## ICMS
module ICMS(
    input CLK,
    input RST,
    input radar_echo,
    input scan_for_target,
    input [31:0] jet_speed,
    input [31:0] max_safe_distance,
    input [5:0] wind,
    input thunderstorm,
    input [1:0] visibility,
    input signed [7:0] temperature,
    output radar_pulse_trigger,
    output [31:0] distance_to_target,
    output safe_to_engage,
    output threat_detected,
    output emergency_landing_alert,
    output [1:0] ECSU_state,  
    output [1:0] ARTAU_state
);
   wire severe_weather;
   ARTAU artau_inst (
       .radar_echo(radar_echo),
       .scan_for_target(scan_for_target),
       .jet_speed(jet_speed),
       .max_safe_distance(max_safe_distance),
       .RST(RST),
       .CLK(CLK),
       .radar_pulse_trigger(radar_pulse_trigger),
       .distance_to_target(distance_to_target),
       .threat_detected(threat_detected),
       .ARTAU_state(ARTAU_state)
   );
   ECSU ecsu_inst (
       .CLK(CLK),
       .RST(RST),
       .thunderstorm(thunderstorm),
       .wind(wind),
       .visibility(visibility),
       .temperature(temperature),
       .severe_weather(severe_weather),
       .emergency_landing_alert(emergency_landing_alert),
       .ECSU_state(ECSU_state)
   );
   assign safe_to_engage = (threat_detected) && (!severe_weather);
endmodule
For scale: ~3100 cells after synthesis, about 110 flip-flops, about 130 I/O pins, ~25000 um^2 of cells after synthesis.
make LEC_CHECK=0 CAP_MARGIN=15 CELL_PAD_IN_SITES_DETAIL_PLACEMENT=1 CORE_MARGIN=2 CORE_UTILIZATION=63 HOLD_SLACK_MARGIN=0.23 MIN_ROUTING_LAYER=met2 PLACE_DENSITY_LB_ADDON=0.04 SLEW_MARGIN=20 finish   # period 18.0 ns
run.sh (not shown) runs the stock make flow with config.mk's settings and CLKGATE_MAP_FILE=.
The starting point stopped in detailed placement (3_5_place_dp).
Edit:
Settings changed: CAP_MARGIN 15 to 20, CELL_PAD_IN_SITES_DETAIL_PLACEMENT 1 to not set, CORE_UTILIZATION 63 to 71, CTS_CLUSTER_SIZE set to 33, HOLD_SLACK_MARGIN 0.23 to not set, MIN_ROUTING_LAYER met2 to not set, PLACE_DENSITY_LB_ADDON 0.04 to not set.
Clock period 18.0 ns to 25.8 ns, I/O delays scaled along.
With this change the flow finished with setup timing left.
Synthesized cell count does not change.
Die area decreases by 11%.
Synthesized area does not change.


Starting RTL as in the previous note.
clock: 30.0 ns
lec_check: 0
abc_area: 0
cap_margin: 20
cell_pad_in_sites_global_placement: 1
core_aspect_ratio: 0.5
core_margin: 2
core_utilization: 63
cts_cluster_diameter: 358
cts_cluster_size: 99
gpl_routability_driven: 0
setup_slack_margin: -2.0
slew_margin: 20
tns_end_percent: 10
The starting point finished but failed the layout checks on negative setup slack.
Rerun with:
- ABC_AREA: 0 -> default
- CELL_PAD_IN_SITES_GLOBAL_PLACEMENT: 1 -> default
- CORE_ASPECT_RATIO: 0.5 -> default
- CORE_UTILIZATION: 63 -> 40
- CTS_CLUSTER_DIAMETER: 358 -> default
- CTS_CLUSTER_SIZE: 99 -> default
- GPL_ROUTABILITY_DRIVEN: 0 -> default
- SETUP_SLACK_MARGIN: -2.0 -> default
- TNS_END_PERCENT: 10 -> default
Result: The new run completed with no timing, DRC or antenna violations; via count fell slightly; area after synthesis stays the same; global-route usage shrinks by 11 points; worst setup slack is better by 1800 ps; count of clock-buffer cells in the layout drops by 4; cell area goes up by a few percent; non-clock buffer count went up by 53.
Rerun with:
- CELL_PAD_IN_SITES_GLOBAL_PLACEMENT: default -> 0
- CORE_ASPECT_RATIO: default -> 1.54
- CORE_UTILIZATION: 40 -> 51
- CTS_CLUSTER_DIAMETER: default -> 171
- GPL_ROUTABILITY_DRIVEN: default -> 1
- GPL_TIMING_DRIVEN: default -> 0
- HOLD_SLACK_MARGIN: default -> -0.05
- MAX_ROUTING_LAYER: default -> met4
- SETUP_SLACK_MARGIN: default -> 4.19
- SLEW_MARGIN: 20 -> 5
The new run went through all stages and came out clean.
Synthesized cell count stays the same.
Count of clock-buffer cells in the layout stays the same.
Register-to-register slack gains 1600 ps.
Sequential cell count stays the same.
Sequential share of layout area decreases by 1.3 points.
Utilization is higher by 21 points.
Setup slack is better by 1600 ps.
Design area climbs by about a fifth.
Die size drops by about a fifth.
Rerun with:
- CELL_PAD_IN_SITES_GLOBAL_PLACEMENT: 0 -> 1
- CORE_ASPECT_RATIO: 1.54 -> default
- CORE_UTILIZATION: 51 -> 40
- CTS_CLUSTER_DIAMETER: 171 -> default
- GPL_ROUTABILITY_DRIVEN: 1 -> default
- GPL_TIMING_DRIVEN: 0 -> default
- MAX_ROUTING_LAYER: met4 -> default
- SETUP_SLACK_MARGIN: 4.19 -> default
- SLEW_MARGIN: 5 -> 20
The changed run finished clean.
Hold slack degrades by 7.3 ps.
Final cell count goes down by about 2.5%.
Setup slack degrades by 1700 ps.
Routed wire length goes down by about 4%.
Maximum frequency goes down by about 6%.
Global-route usage goes down by 8.2 points.
Sequential share of layout area goes up by 1.3 points.


Starting RTL as in the previous note.
==> flow/config.mk <==
export PLATFORM = sky130hd
export DESIGN_NAME = ICMS
export DESIGN_NICKNAME = ICMS
export VERILOG_FILES = /design/flow/design.v
export SDC_FILE = /design/flow/constraint.sdc
export NUM_CORES = 4
export LEC_CHECK = 0
export ABC_AREA = 1
export CAP_MARGIN = 30
export CELL_PAD_IN_SITES_GLOBAL_PLACEMENT = 2
export CORE_ASPECT_RATIO = 0.62
export CORE_MARGIN = 2
export CORE_UTILIZATION = 66
export GPL_ROUTABILITY_DRIVEN = 0
export GPL_TIMING_DRIVEN = 1
export HOLD_SLACK_MARGIN = -0.06
export MAX_ROUTING_LAYER = met5
export MIN_ROUTING_LAYER = met1
export PLACE_DENSITY_LB_ADDON = 0.05
export SLEW_MARGIN = 5
export TNS_END_PERCENT = 35
==> flow/constraint.sdc <==
create_clock -name core_clock -period 17.3 [get_ports {CLK}]
set_input_delay 3.4600 -clock core_clock [delete_from_list [all_inputs] [get_ports {CLK}]]
set_output_delay 3.4600 -clock core_clock [all_outputs]
set_load 0.01 [all_outputs]
The starting point ended with an error in global placement without I/O.
Rerun with:
Settings changed: CAP_MARGIN 30 to 20, CORE_ASPECT_RATIO 0.62 to 1.0, CORE_UTILIZATION 66 to 40, CTS_CLUSTER_SIZE set to 68, GPL_ROUTABILITY_DRIVEN 0 to unset, GPL_TIMING_DRIVEN 1 to unset, HOLD_SLACK_MARGIN -0.06 to unset, MAX_ROUTING_LAYER met5 to unset, MIN_ROUTING_LAYER met1 to unset, PLACE_DENSITY_LB_ADDON 0.05 to unset, SLEW_MARGIN 5 to 20, TNS_END_PERCENT 35 to 85.
Clock period 17.3 ns to 26.8 ns, I/O delays scaled along.
The new run completed with no timing, DRC or antenna violations.
Die size came out higher by well over a third.
Synthesized cell count is unchanged.
Synthesized area does not change.
Rerun with:
Settings changed: ABC_AREA 1 to unset, CELL_PAD_IN_SITES_GLOBAL_PLACEMENT 2 to unset, CORE_ASPECT_RATIO 1.0 to unset, CORE_UTILIZATION 40 to 71, CTS_CLUSTER_SIZE 68 to unset, TNS_END_PERCENT 85 to unset.
Clock period 26.8 ns to 29.0 ns, I/O delays scaled along.
What happened: The changed run completed with no timing, DRC or antenna violations. Sequential cell count stays the same. Count of clock-buffer cells in the layout increases by 2. Setup slack degrades by 2100 ps. Synthesized cell count came out lower by 10%. Design area went up by 7.9%.
Rerun with:
Settings changed: CORE_UTILIZATION 71 to 40.
After rerunning:
- The new run completed with no timing, DRC or antenna violations
- wire length fell by 7.4%
- final area grows by 1.7%
- synthesized area stays the same
- die area increases by 76%
- clock skew drops by 5.9 ps
- sequential share of layout area goes down by 0.17 points
- setup slack gets better by 480 ps
- first-iteration DRC count shrinks by 36%
- cell count increases by 9.8%
